// fir
module  fir(
	input clk,
	input rst_n,			
	input enable,
	input [2:0] tap,		 
	input [15:0] data_in,		
	output [17:0] data_out,		
	output complete
);
localparam
a0 = 16'd1,	 
a1 = 16'd2,
a2 = 16'd2,
a3 = 16'd3,
a4 = 16'd3,
a5 = 16'd3;
reg [15:0] data_reg_0;	 
reg [15:0] data_reg_1;
reg [15:0] data_reg_2;
reg [15:0] data_reg_3;
reg [15:0] data_reg_4;
reg [15:0] data_reg_5;
reg [15:0] multiplication_0;	 
reg [15:0] multiplication_1;
reg [15:0] multiplication_2;
reg [15:0] multiplication_3;
reg [15:0] multiplication_4;
reg [15:0] multiplication_5;
reg [16:0] sum_1;	 
reg [16:0] sum_2;
reg [16:0] sum_3;
reg [17:0] result;  
reg mul_stage, add_stage1, add_stage2, output_stage;	 
always @ (posedge clk or negedge rst_n)
    begin
        if(!rst_n)
        	begin
        		mul_stage <= 1'b0;
        		add_stage1 <= 1'b0;
        		add_stage2 <= 1'b0;
				output_stage <= 1'b0;
        	end
        else
        	begin
        			mul_stage <= enable;
        			add_stage1 <= mul_stage;
        			add_stage2 <= add_stage1;
        			output_stage <= add_stage2;
        	end
    end
always @ (posedge clk or negedge rst_n)
    begin
        if(!rst_n)
        	begin
        		data_reg_0 <= 0;
        		data_reg_1 <= 0;
        		data_reg_2 <= 0;
        		data_reg_3 <= 0;
			data_reg_4 <= 0;
        		data_reg_5 <= 0;
        	end
        else
        	begin
				case (tap)
					3'd2:
					begin
						if (enable) 
							begin
								data_reg_0 <= data_in;
								data_reg_1 <= data_reg_0;
							end
						else 
							begin
								data_reg_0 <= data_reg_0;
								data_reg_1 <= data_reg_1;
							end
					end
					3'd3:
					begin
						if (enable) 
							begin
								data_reg_0 <= data_in;
								data_reg_1 <= data_reg_0;
								data_reg_2 <= data_reg_1;
							end
						else 
							begin
								data_reg_0 <= data_reg_0;
								data_reg_1 <= data_reg_1;
								data_reg_2 <= data_reg_2;
							end
					end
  ...
Size: ~2300 cells after synthesis, roughly 260 flip-flops, ~41 I/O pins.
Settings: LEC_CHECK=0, ABC_AREA=1, CAP_MARGIN=20, CORE_MARGIN=2, CORE_UTILIZATION=72, CTS_CLUSTER_DIAMETER=44, CTS_CLUSTER_SIZE=72, PLACE_DENSITY_LB_ADDON=0.16, SETUP_SLACK_MARGIN=0.42, SLEW_MARGIN=20; clock period 3.27 ns.
run.sh (not shown) runs the stock make flow with config.mk's settings and CLKGATE_MAP_FILE=.
The starting point completed, yet does not pass: negative setup slack.
Next try:
Settings changed: CORE_UTILIZATION 72 to 68, CTS_CLUSTER_DIAMETER 44 to default, CTS_CLUSTER_SIZE 72 to default, PLACE_DENSITY_LB_ADDON 0.16 to default, SETUP_SLACK_MARGIN 0.42 to default.
Clock period 3.27 ns to 3.28 ns, I/O delays scaled along.
=> The changed run finished clean; worst setup slack is better by 0.47 ns; clock power falls by 14%; core utilization falls by 9.5 points; worst hold slack is better by 0.096 ns; sequential power falls by about 4%; synthesized area stays the same.
Next try:
Settings changed: ABC_AREA 1 to default, CORE_UTILIZATION 68 to 40.
Clock period 3.28 ns to 3.56 ns, I/O delays scaled along.
What happened: The new run finished but failed the layout checks on negative setup slack. Fmax came out lower by 16%. Synthesized area went down by 10%. Setup slack degrades by 0.28 ns. Synthesized cell count decreases by 38%. Register-to-register slack got worse by 0.28 ns. Worst hold slack improved by 0.020 ns. Total power rises by 0.93%. Non-clock buffer count goes up by 33.

== 03-14 ==
Starting RTL as in the previous note.
Settings: LEC_CHECK=0, ABC_AREA=1, CAP_MARGIN=20, CELL_PAD_IN_SITES_DETAIL_PLACEMENT=1, CELL_PAD_IN_SITES_GLOBAL_PLACEMENT=0, CORE_MARGIN=5, CORE_UTILIZATION=20, CTS_CLUSTER_SIZE=47, GPL_ROUTABILITY_DRIVEN=0, GPL_TIMING_DRIVEN=0, HOLD_SLACK_MARGIN=0.15, SLEW_MARGIN=20; clock period 6.87 ns.
03-14: all stages complete, timing, DRC and antenna checks passed
Modified inputs, 01-02 compared to 03-14
==> flow/config.mk <==
export PLATFORM = sky130hd
export DESIGN_NAME = fir
export DESIGN_NICKNAME = fir
export VERILOG_FILES = /design/flow/design.v
export SDC_FILE = /design/flow/constraint.sdc
export NUM_CORES = 4
export LEC_CHECK = 0
export CAP_MARGIN = 20
export CORE_MARGIN = 2
export CORE_UTILIZATION = 40
export SLEW_MARGIN = 20
==> flow/constraint.sdc <==
create_clock -name core_clock -period 4.0 [get_ports {clk}]
set_input_delay 0.8000 -clock core_clock [delete_from_list [all_inputs] [get_ports {clk}]]
set_output_delay 0.8000 -clock core_clock [all_outputs]
set_load 0.01 [all_outputs]
--- outcome ---
Delta (01-02 minus 03-14): via-per-instance ratio increased about 19%, fraction of synthesis flops using an asynchronous set or reset pin essentially unchanged, xor and xnor area share after synthesis increased 3.3 points, power increased about 90%.
Of the two candidates, 03-14 has the worse wire length of the first global-routing pass and 01-02 the better one.
NOTE: maximum frequency in 01-02 falls short of that of 03-14
03-14 was larger in final cell area than 01-02.
01-02 vs 03-14 on non-clock buffer count: 01-02 is the lower one.
[01-02] final period utilization rose 45 points relative to 03-14
The length of the first detailed-routing pass in iterations of 01-02 falls short of that of 03-14 by 2.

v6:
fir again, from the RTL that the note above started with.
clock: 4.0 ns
lec_check: 0
abc_area: 1
cap_margin: 25
cell_pad_in_sites_detail_placement: 1
cell_pad_in_sites_global_placement: 3
core_aspect_ratio: 1.9
core_margin: 2
core_utilization: 34
cts_cluster_diameter: 327
cts_cluster_size: 17
gpl_routability_driven: 0
hold_slack_margin: 0.13
max_routing_layer: met4
setup_slack_margin: -0.05
slew_margin: 35
tns_end_percent: 90
The inputs of v38 differ from those of v6 as listed below.
# v6
export LEC_CHECK = 0
export ABC_AREA = 1
export CAP_MARGIN = 25
export CELL_PAD_IN_SITES_DETAIL_PLACEMENT = 1
export CELL_PAD_IN_SITES_GLOBAL_PLACEMENT = 3
export CORE_ASPECT_RATIO = 1.9
export CORE_MARGIN = 2
export CORE_UTILIZATION = 34
export CTS_CLUSTER_DIAMETER = 327
export CTS_CLUSTER_SIZE = 17
export GPL_ROUTABILITY_DRIVEN = 0
export HOLD_SLACK_MARGIN = 0.13
export MAX_ROUTING_LAYER = met4
export SETUP_SLACK_MARGIN = -0.05
export SLEW_MARGIN = 35
export TNS_END_PERCENT = 90
create_clock -name core_clock -period 4.0 [get_ports {clk}]
# v38
export LEC_CHECK = 0
export ABC_AREA = 1
export CAP_MARGIN = 20
export CORE_MARGIN = 2
export CORE_UTILIZATION = 72
export CTS_CLUSTER_DIAMETER = 396
export CTS_CLUSTER_SIZE = 17
export SLEW_MARGIN = 20
create_clock -name core_clock -period 2.0 [get_ports {clk}]
==> comparison <==
v6 ended with every stage complete and zero timing, DRC or antenna violations. Layout checks on v38: not met. Flow itself completed; violations: negative setup slack. Number of non-clock buffers in the layout delta for v38 relative to v6: 182 higher. Compared with v6, v38 ends up with more cell area. Looking at area fraction of clock buffers and clock inverters, v38 sits 0.23 points lower than v6 does.
Inputs modified between v38 and v36:
# v38
export LEC_CHECK = 0
export ABC_AREA = 1
export CAP_MARGIN = 20
export CORE_MARGIN = 2
export CORE_UTILIZATION = 72
export CTS_CLUSTER_DIAMETER = 396
export CTS_CLUSTER_SIZE = 17
export SLEW_MARGIN = 20
create_clock -name core_clock -period 2.0 [get_ports {clk}]
# v36
export LEC_CHECK = 0
export CAP_MARGIN = 20
export CORE_MARGIN = 2
export CORE_UTILIZATION = 9
export SLEW_MARGIN = 20
create_clock -name core_clock -period 4.24 [get_ports {clk}]
Findings:
- Both conditions hold for v36: the flow ran to the end and the final layout passed the timing, DRC and antenna checks.
- Detailed-placement wirelength estimate: v36 better than v38
- Diff v38 -> v36 | slew of the pin with the lowest slew margin | increase of 0.27 ns
- v36 vs v38 — layout buffer count excluding clock buffers dropped by more than half
- Compared with v38, v36 is the less power-hungry design.
- v36 leaves more setup margin than v38.
- A first element of the critical path of sum_1[0] is what v36 shows, while sum_2[0] belongs to v38.
Power is estimated from default activity; no workload was simulated.
